==> run a <==
Design CicFilter, start of the top module:
module CicFilter
#(
	parameter N = 4,	 
	parameter M = 1,	 
	parameter InDataWidth	=	14,
	parameter OutDataWidth	=	32,
	parameter DecimCntWidth	=	7
)
(
	input Clk_i,
	input Rst_i,
	input [2:0]	DecimFactor_i,
	input [InDataWidth-1:0] Data_i,
	input DataNd_i,
	output [OutDataWidth-1:0] Data_o,
	output DataValid_o
);
	localparam	ExtendBitNum	=	OutDataWidth-InDataWidth;
	wire	[OutDataWidth-1:0]	adcExtData	=	{{ExtendBitNum{Data_i[InDataWidth-1]}},Data_i};
	wire	[OutDataWidth-1:0]	inData	[N-1:0];
	wire	[OutDataWidth-1:0]	intFilteredData	[N-1:0];
	wire	intFilteredDataValid	[N-1:0];
	wire	intDataVal	[N-1:0];
	wire	[OutDataWidth-1:0]	decimIntData;
	wire	decimIntDataValid;
	wire	[OutDataWidth-1:0]	combFilteredData	[N-1:0];
	wire	[OutDataWidth-1:0]	combInData	[N-1:0];
	wire	combDataVal	[N-1:0];
	wire	combFilteredDataVal	[N-1:0];
	assign	Data_o	=	combFilteredData[N-1];
	assign	DataValid_o	=	combFilteredDataVal[N-1];
genvar i,j;
generate 
	for (i=0; i<N; i=i+1)	begin: IntFilterGen
		assign	inData	[i]		=	(i==0)?adcExtData:intFilteredData[i-1];
		assign	intDataVal[i]	=	(i==0)?DataNd_i:intFilteredDataValid[i-1];
		IntFilterBlock 
		#(	
			.OutDataWidth	(OutDataWidth)
		)
		IntFilterBlock
		(
			.Clk_i			(Clk_i),
  ...
==> flow/config.mk <==
export PLATFORM = sky130hd
export DESIGN_NAME = CicFilter
export DESIGN_NICKNAME = CicFilter
export VERILOG_FILES = /design/flow/design.v
export SDC_FILE = /design/flow/constraint.sdc
export NUM_CORES = 4
export LEC_CHECK = 0
export ABC_AREA = 1
export CAP_MARGIN = 20
export CORE_MARGIN = 2
export CORE_UTILIZATION = 72
export CTS_CLUSTER_DIAMETER = 237
export CTS_CLUSTER_SIZE = 99
export PLACE_DENSITY = 0.38
export SLEW_MARGIN = 20
export TNS_END_PERCENT = 10
==> flow/constraint.sdc <==
create_clock -name core_clock -period 1.87 [get_ports {Clk_i}]
set_input_delay 0.3740 -clock core_clock [delete_from_list [all_inputs] [get_ports {Clk_i}]]
set_output_delay 0.3740 -clock core_clock [all_outputs]
set_load 0.01 [all_outputs]
run.sh (not shown) runs the stock make flow with config.mk's settings and CLKGATE_MAP_FILE=.
==> inputs of run b, as changes to run a <==
==> flow/config.mk (replaced) <==
export PLATFORM = sky130hd
export DESIGN_NAME = CicFilter
export DESIGN_NICKNAME = CicFilter
export VERILOG_FILES = /design/flow/design.v
export SDC_FILE = /design/flow/constraint.sdc
export NUM_CORES = 4
export LEC_CHECK = 0
export CAP_MARGIN = 20
export CORE_MARGIN = 2
export CORE_UTILIZATION = 72
export PLACE_DENSITY = 0.35
export SETUP_SLACK_MARGIN = 0.84
export SLEW_MARGIN = 20
==> flow/constraint.sdc (replaced) <==
create_clock -name core_clock -period 2.92 [get_ports {Clk_i}]
set_input_delay 0.5840 -clock core_clock [delete_from_list [all_inputs] [get_ports {Clk_i}]]
set_output_delay 0.5840 -clock core_clock [all_outputs]
set_load 0.01 [all_outputs]
==> notes <==
- In run b the synthesized area is smaller than in run a, by about 17%.
- Synthesized cell count: run b is smaller than run a (42%).
- Run b did not get past 5_1_grt with GRT-0232. Run a failed in 5_1_grt on GRT-0232.
- In run b the die area is smaller than in run a, by about 17%.
==> figures <==
                                                                           run a           run b
Placeable core region                                                  44120 um2       36520 um2
Die span in x                                                           215.2 um        196.4 um
Post-Syn Area per Cell                                                 6.354 um2       9.021 um2
Adder share                                                               10.28%          12.38%
Number of placed instances with taps included                               5908            3503
Result of the run                                                 did not finish  did not finish
Last stage reached                                                       5_1_grt         5_1_grt
Number of rows created at floorplan                                           77              70
Post-CTS sizing                                                              274             253
Cell Area, Placed                                                      35340 um2       29420 um2
XOR/XNOR share of the synthesized area                                    1.937%          6.012%
Post-place setup slack                                                -0.5563 ns      -0.4329 ns
Final weighted congestion of routability-driven global placement          0.9751          0.9187

==> inputs of v18 <==
Starting RTL as in the previous note.
Settings: LEC_CHECK=0, CAP_MARGIN=40, CORE_MARGIN=2, CORE_UTILIZATION=72, CTS_CLUSTER_DIAMETER=395, CTS_CLUSTER_SIZE=14, PLACE_DENSITY_LB_ADDON=0.24, SETUP_SLACK_MARGIN=0.46, SLEW_MARGIN=20; clock period 1.54 ns.
==> v27 (differences from v18) <==
==> flow/config.mk (replaced) <==
export PLATFORM = sky130hd
export DESIGN_NAME = CicFilter
export DESIGN_NICKNAME = CicFilter
export VERILOG_FILES = /design/flow/design.v
export SDC_FILE = /design/flow/constraint.sdc
export NUM_CORES = 4
export LEC_CHECK = 0
export CAP_MARGIN = 20
export CORE_MARGIN = 2
export CORE_UTILIZATION = 72
export CTS_CLUSTER_DIAMETER = 358
export CTS_CLUSTER_SIZE = 22
export HOLD_SLACK_MARGIN = -0.07
export SLEW_MARGIN = 20
==> flow/constraint.sdc (replaced) <==
create_clock -name core_clock -period 2.88 [get_ports {Clk_i}]
set_input_delay 0.5760 -clock core_clock [delete_from_list [all_inputs] [get_ports {Clk_i}]]
set_output_delay 0.5760 -clock core_clock [all_outputs]
set_load 0.01 [all_outputs]
==> v26 (differences from v18) <==
==> flow/config.mk (replaced) <==
export PLATFORM = sky130hd
export DESIGN_NAME = CicFilter
export DESIGN_NICKNAME = CicFilter
export VERILOG_FILES = /design/flow/design.v
export SDC_FILE = /design/flow/constraint.sdc
export NUM_CORES = 4
export LEC_CHECK = 0
export CAP_MARGIN = 20
export CORE_MARGIN = 2
export CORE_UTILIZATION = 66
export SLEW_MARGIN = 20
==> flow/constraint.sdc (replaced) <==
create_clock -name core_clock -period 3.6 [get_ports {Clk_i}]
set_input_delay 0.7200 -clock core_clock [delete_from_list [all_inputs] [get_ports {Clk_i}]]
set_output_delay 0.7200 -clock core_clock [all_outputs]
set_load 0.01 [all_outputs]
==> run_results.csv <==
group,metric,value,unit
placement,place_inst,4252,
floorplanning,rows,70,
outcome,stop_stage,"clock tree synthesis (4_1_cts)",
placement,place.gp.congestion,0.962,
placement,hpwl,88000,um
outcome,outcome,"stopped before the end",
floorplanning,die_x,196,um
floorplanning,fp_util,0.730,
floorplanning,chip_area,0.0386,mm2
outcome,tool.error,"[ERROR DPL-0038] Utilization greater than 100%, impossible to legalize",
placement,place_ws,-1.77,ns
the above is filed under v18

==> run_results.csv <==
group,metric,value,unit
outcome,outcome,"timing/DRC/antenna clean",
floorplanning,fp_util,0.669,
floorplanning,chip_area,0.0420,mm2
placement,hpwl,46600,um
worst_setup_path,endpoint_kind,"flop",
placement,place_ws,-0.00781,ns
the above is filed under v26

==> run_results.csv <==
group,metric,value,unit
placement,place_inst,3604,
sta,worst_slack,-0.235,ns
sta,setup_viol_count_final,60,
outcome,so.violations,"negative setup slack",
placement,hpwl,50600,um
placement,place_ws,-0.682,ns
outcome,outcome,"finished with violations",
the above is filed under v27


==> inputs of exp/tundra <==
==> flow/design.v <==
`timescale 1ns / 1ps
module IntFilterBlock 
#(	
	parameter OutDataWidth = 18
)
(
	input Clk_i,
	input Rst_i,
	input [OutDataWidth-1:0] Data_i,
	input DataNd_i,
	output [OutDataWidth-1:0] Data_o,
	output DataValid_o
);
	reg [OutDataWidth-1:0] outAcc;
	reg outVal;
	assign Data_o = outAcc;
	assign DataValid_o = outVal;
	always @(posedge Clk_i or posedge Rst_i) begin
		if (Rst_i) begin
			outAcc <= {OutDataWidth{1'b0}};
			outVal <= 1'b0;
		end else begin
			if (DataNd_i) begin
				outAcc <= outAcc+Data_i;
				outVal <= 1'b1;
			end else begin
				outAcc <= {OutDataWidth{1'b0}};
				outVal <= 1'b0;
			end 
		end
	end
endmodule
`timescale 1ns / 1ps
module DecimBlock
#(	
	parameter OutDataWidth = 18,
	parameter DecimCntWidth = 7
)
(
	input Clk_i,
	input Rst_i,
	input [2:0]	DecimFactor_i,
	input [OutDataWidth-1:0] Data_i,
	input DataVal_i,
	output [OutDataWidth-1:0] Data_o,
	output DataVal_o
);
	reg [DecimCntWidth-1:0] decimCnt;
	reg [2:0] decimFactor;
	assign Data_o = Data_i;
	assign DataVal_o = DataVal_i? (decimCnt == 0):1'b0;
	always	@(posedge Clk_i or posedge Rst_i)	begin
		if	(Rst_i) begin
			decimFactor <= 3'd1;
		end else begin
			if (DecimFactor_i <= 3'd1)	begin
				decimFactor <= 3'd1;
			end else begin
				decimFactor <= DecimFactor_i;
			end
		end
	end
	always @(posedge Clk_i or posedge Rst_i) begin
		if (Rst_i) begin
			decimCnt <= {DecimCntWidth{1'b0}};
		end else begin
			if (DataVal_i) begin
				if (decimCnt == decimFactor-1) begin
					decimCnt <= {DecimCntWidth{1'b0}};
				end else begin
					decimCnt <= decimCnt+7'd1;
				end
			end else begin
				decimCnt <= {DecimCntWidth{1'b0}};
			end
		end
	end
endmodule
`timescale 1ns / 1ps
module CombFilterBlock 
#(
	parameter	M=4,
	parameter	OutDataWidth	=	18
)
(
	input Clk_i,
	input Rst_i,
	input [OutDataWidth-1:0] Data_i,
	input DataNd_i,
	output [OutDataWidth-1:0] Data_o,
	output DataValid_o
);
	reg signed	[OutDataWidth-1:0] sumResult;
	reg	dataValid;
	reg	signed	[OutDataWidth-1:0] delData [M-1:0];
	assign Data_o = sumResult;
	assign DataValid_o = dataValid;
	genvar i;
	generate 
		for (i=0; i<M; i=i+1) begin: DelayGen
			always @(posedge Clk_i or posedge Rst_i) begin
				if (Rst_i) begin
					delData [i] <= {OutDataWidth{1'b0}};
				end else if (DataNd_i) begin
					if (i==0) begin
						delData [i] <= Data_i;
					end	else	begin
						delData [i] <= delData[i-1];
					end
				end
			end
		end
	endgenerate 
	always @(posedge Clk_i or posedge Rst_i) begin
		if (Rst_i) begin
			sumResult <= {OutDataWidth{1'b0}};
			dataValid <= 1'b0;
		end else begin
			if (DataNd_i) begin
				sumResult <= Data_i-delData[M-1];
				dataValid <= 1'b1;
			end else begin
				dataValid <= 1'b0;
			end
		end
	end
endmodule
`timescale 1ns / 1ps
module CicFilter
#(
	parameter N = 4,	 
	parameter M = 1,	 
	parameter InDataWidth	=	14,
	parameter OutDataWidth	=	32,
	parameter DecimCntWidth	=	7
)
(
	input Clk_i,
	input Rst_i,
	input [2:0]	DecimFactor_i,
	input [InDataWidth-1:0] Data_i,
	input DataNd_i,
	output [OutDataWidth-1:0] Data_o,
	output DataValid_o
);
	localparam	ExtendBitNum	=	OutDataWidth-InDataWidth;
	wire	[OutDataWidth-1:0]	adcExtData	=	{{ExtendBitNum{Data_i[InDataWidth-1]}},Data_i};
	wire	[OutDataWidth-1:0]	inData	[N-1:0];
	wire	[OutDataWidth-1:0]	intFilteredData	[N-1:0];
	wire	intFilteredDataValid	[N-1:0];
	wire	intDataVal	[N-1:0];
	wire	[OutDataWidth-1:0]	decimIntData;
	wire	decimIntDataValid;
	wire	[OutDataWidth-1:0]	combFilteredData	[N-1:0];
	wire	[OutDataWidth-1:0]	combInData	[N-1:0];
	wire	combDataVal	[N-1:0];
	wire	combFilteredDataVal	[N-1:0];
	assign	Data_o	=	combFilteredData[N-1];
	assign	DataValid_o	=	combFilteredDataVal[N-1];
genvar i,j;
generate 
	for (i=0; i<N; i=i+1)	begin: IntFilterGen
		assign	inData	[i]		=	(i==0)?adcExtData:intFilteredData[i-1];
		assign	intDataVal[i]	=	(i==0)?DataNd_i:intFilteredDataValid[i-1];
		IntFilterBlock 
		#(	
			.OutDataWidth	(OutDataWidth)
		)
		IntFilterBlock
		(
			.Clk_i			(Clk_i),
			.Rst_i			(Rst_i),
			.Data_i			(inData[i]),
			.DataNd_i		(intDataVal[i]),
			.Data_o			(intFilteredData[i]),
			.DataValid_o	(intFilteredDataValid[i])
		);
	end	
	DecimBlock
	#(	
		.OutDataWidth	(OutDataWidth),
		.DecimCntWidth	(DecimCntWidth)
	)
	DecimBlock
	(
		.Clk_i			(Clk_i),
		.Rst_i			(Rst_i),
		.DecimFactor_i	(DecimFactor_i),
		.Data_i			(intFilteredData[N-1]),
		.DataVal_i		(intFilteredDataValid[N-1]),
		.Data_o			(decimIntData),
		.DataVal_o		(decimIntDataValid)
	);
	for (j=0; j<N; j=j+1)	begin: CombFilterGen
		assign	combInData	[j]	=	(j==0)?decimIntData:combFilteredData[j-1];
		assign	combDataVal	[j]	=	(j==0)?decimIntDataValid:combFilteredDataVal[j-1];
		CombFilterBlock 
		#(	
			.M(M),
			.OutDataWidth	(OutDataWidth)
		)
		CombFilterBlock
		(
			.Clk_i			(Clk_i),
			.Rst_i			(Rst_i),
			.Data_i			(combInData[j]),
			.DataNd_i		(combDataVal[j]),
			.Data_o			(combFilteredData[j]),
			.DataValid_o	(combFilteredDataVal[j])
		);
	end
endgenerate
endmodule
==> flow/run.sh <==
#!/bin/bash
# the make line also repeats each setting of config.mk as NAME=value (left out here)
make -C /OpenROAD-flow-scripts/flow DESIGN_CONFIG=/design/flow/config.mk WORK_HOME=/design/flow/orfs CLKGATE_MAP_FILE= finish
==> flow/config.mk <==
export PLATFORM = sky130hd
export DESIGN_NAME = CicFilter
export DESIGN_NICKNAME = CicFilter
export VERILOG_FILES = /design/flow/design.v
export SDC_FILE = /design/flow/constraint.sdc
export NUM_CORES = 4
export LEC_CHECK = 0
export CAP_MARGIN = 20
export CORE_MARGIN = 2
export CORE_UTILIZATION = 72
export CTS_CLUSTER_DIAMETER = 352
export CTS_CLUSTER_SIZE = 22
export PLACE_DENSITY_LB_ADDON = 0.28
export SETUP_SLACK_MARGIN = 0.47
export SLEW_MARGIN = 20
==> flow/constraint.sdc <==
create_clock -name core_clock -period 3.04 [get_ports {Clk_i}]
set_input_delay 0.6080 -clock core_clock [delete_from_list [all_inputs] [get_ports {Clk_i}]]
set_output_delay 0.6080 -clock core_clock [all_outputs]
set_load 0.01 [all_outputs]
==> inputs of exp/cedar, as changes to exp/tundra <==
- ABC_AREA: not set -> 1
- CAP_MARGIN: 20 -> 5
- CELL_PAD_IN_SITES_DETAIL_PLACEMENT: not set -> 0
- CORE_ASPECT_RATIO: not set -> 1.09
- CTS_CLUSTER_DIAMETER: 352 -> 325
- CTS_CLUSTER_SIZE: 22 -> 15
- GPL_ROUTABILITY_DRIVEN: not set -> 1
- HOLD_SLACK_MARGIN: not set -> 0.29
- MAX_ROUTING_LAYER: not set -> met5
- MIN_ROUTING_LAYER: not set -> met1
- PLACE_DENSITY: not set -> 0.44
- PLACE_DENSITY_LB_ADDON: 0.28 -> not set
- SETUP_SLACK_MARGIN: 0.47 -> -0.07
- TNS_END_PERCENT: not set -> 90
==> flow/constraint.sdc (replaced) <==
create_clock -name core_clock -period 2.0 [get_ports {Clk_i}]
set_input_delay 0.4000 -clock core_clock [delete_from_list [all_inputs] [get_ports {Clk_i}]]
set_output_delay 0.4000 -clock core_clock [all_outputs]
set_load 0.01 [all_outputs]
==> results <==
exp/tundra did not get past 5_1_grt, error GRT-0232. exp/cedar ran to the end with violations: negative setup slack. In exp/cedar the die size is larger than in exp/tundra, by 20%. Against exp/tundra, the synthesized cell count of exp/cedar is higher by about 70%. Between exp/tundra and exp/cedar, the lower synthesized area is in exp/tundra (gap 17%, measured against exp/cedar).

==> inputs of indigo <==
Starts from the design.v that is shown in full above.
Settings: LEC_CHECK=0, CAP_MARGIN=20, CORE_MARGIN=2, CORE_UTILIZATION=40, SLEW_MARGIN=20; clock period 4.0 ns.
==> ember: changes against indigo <==
--- a/flow/config.mk
+++ b/flow/config.mk
@@ -7,5 +7,10 @@
 export LEC_CHECK = 0
 export CAP_MARGIN = 20
-export CORE_MARGIN = 2
-export CORE_UTILIZATION = 40
-export SLEW_MARGIN = 20
+export CELL_PAD_IN_SITES_GLOBAL_PLACEMENT = 1
+export CORE_MARGIN = 8
+export CORE_UTILIZATION = 21
+export CTS_CLUSTER_SIZE = 47
+export GPL_TIMING_DRIVEN = 0
+export HOLD_SLACK_MARGIN = 0.2
+export MIN_ROUTING_LAYER = met2
+export SLEW_MARGIN = 25
==> out/qor.txt <==
Status: finished clean
Die width: 262.2 um
RePlAce Congestion: 0.8668
First-pass GRT wire length: 100,200 um
Minimum clock period after layout: 3.522 ns
Core Area: 65,860 um^2
Highest metal used: met4
Total number of vias: 20,840
WL final: 58,230 um
Worst setup margin: 0.4783 ns
(the above is from indigo)
==> out/qor.txt <==
Status: failed layout checks
SO Faults: design-rule violations
Die width: 372.3 um
Core Area: 125,700 um^2
First-pass GRT wire length: 109,600 um
Total number of vias: 29,850
Remaining DRCs: 4
WL final: 66,970 um
Minimum clock period after layout: 3.606 ns
RePlAce Congestion: 0.8312
(the above is from ember)
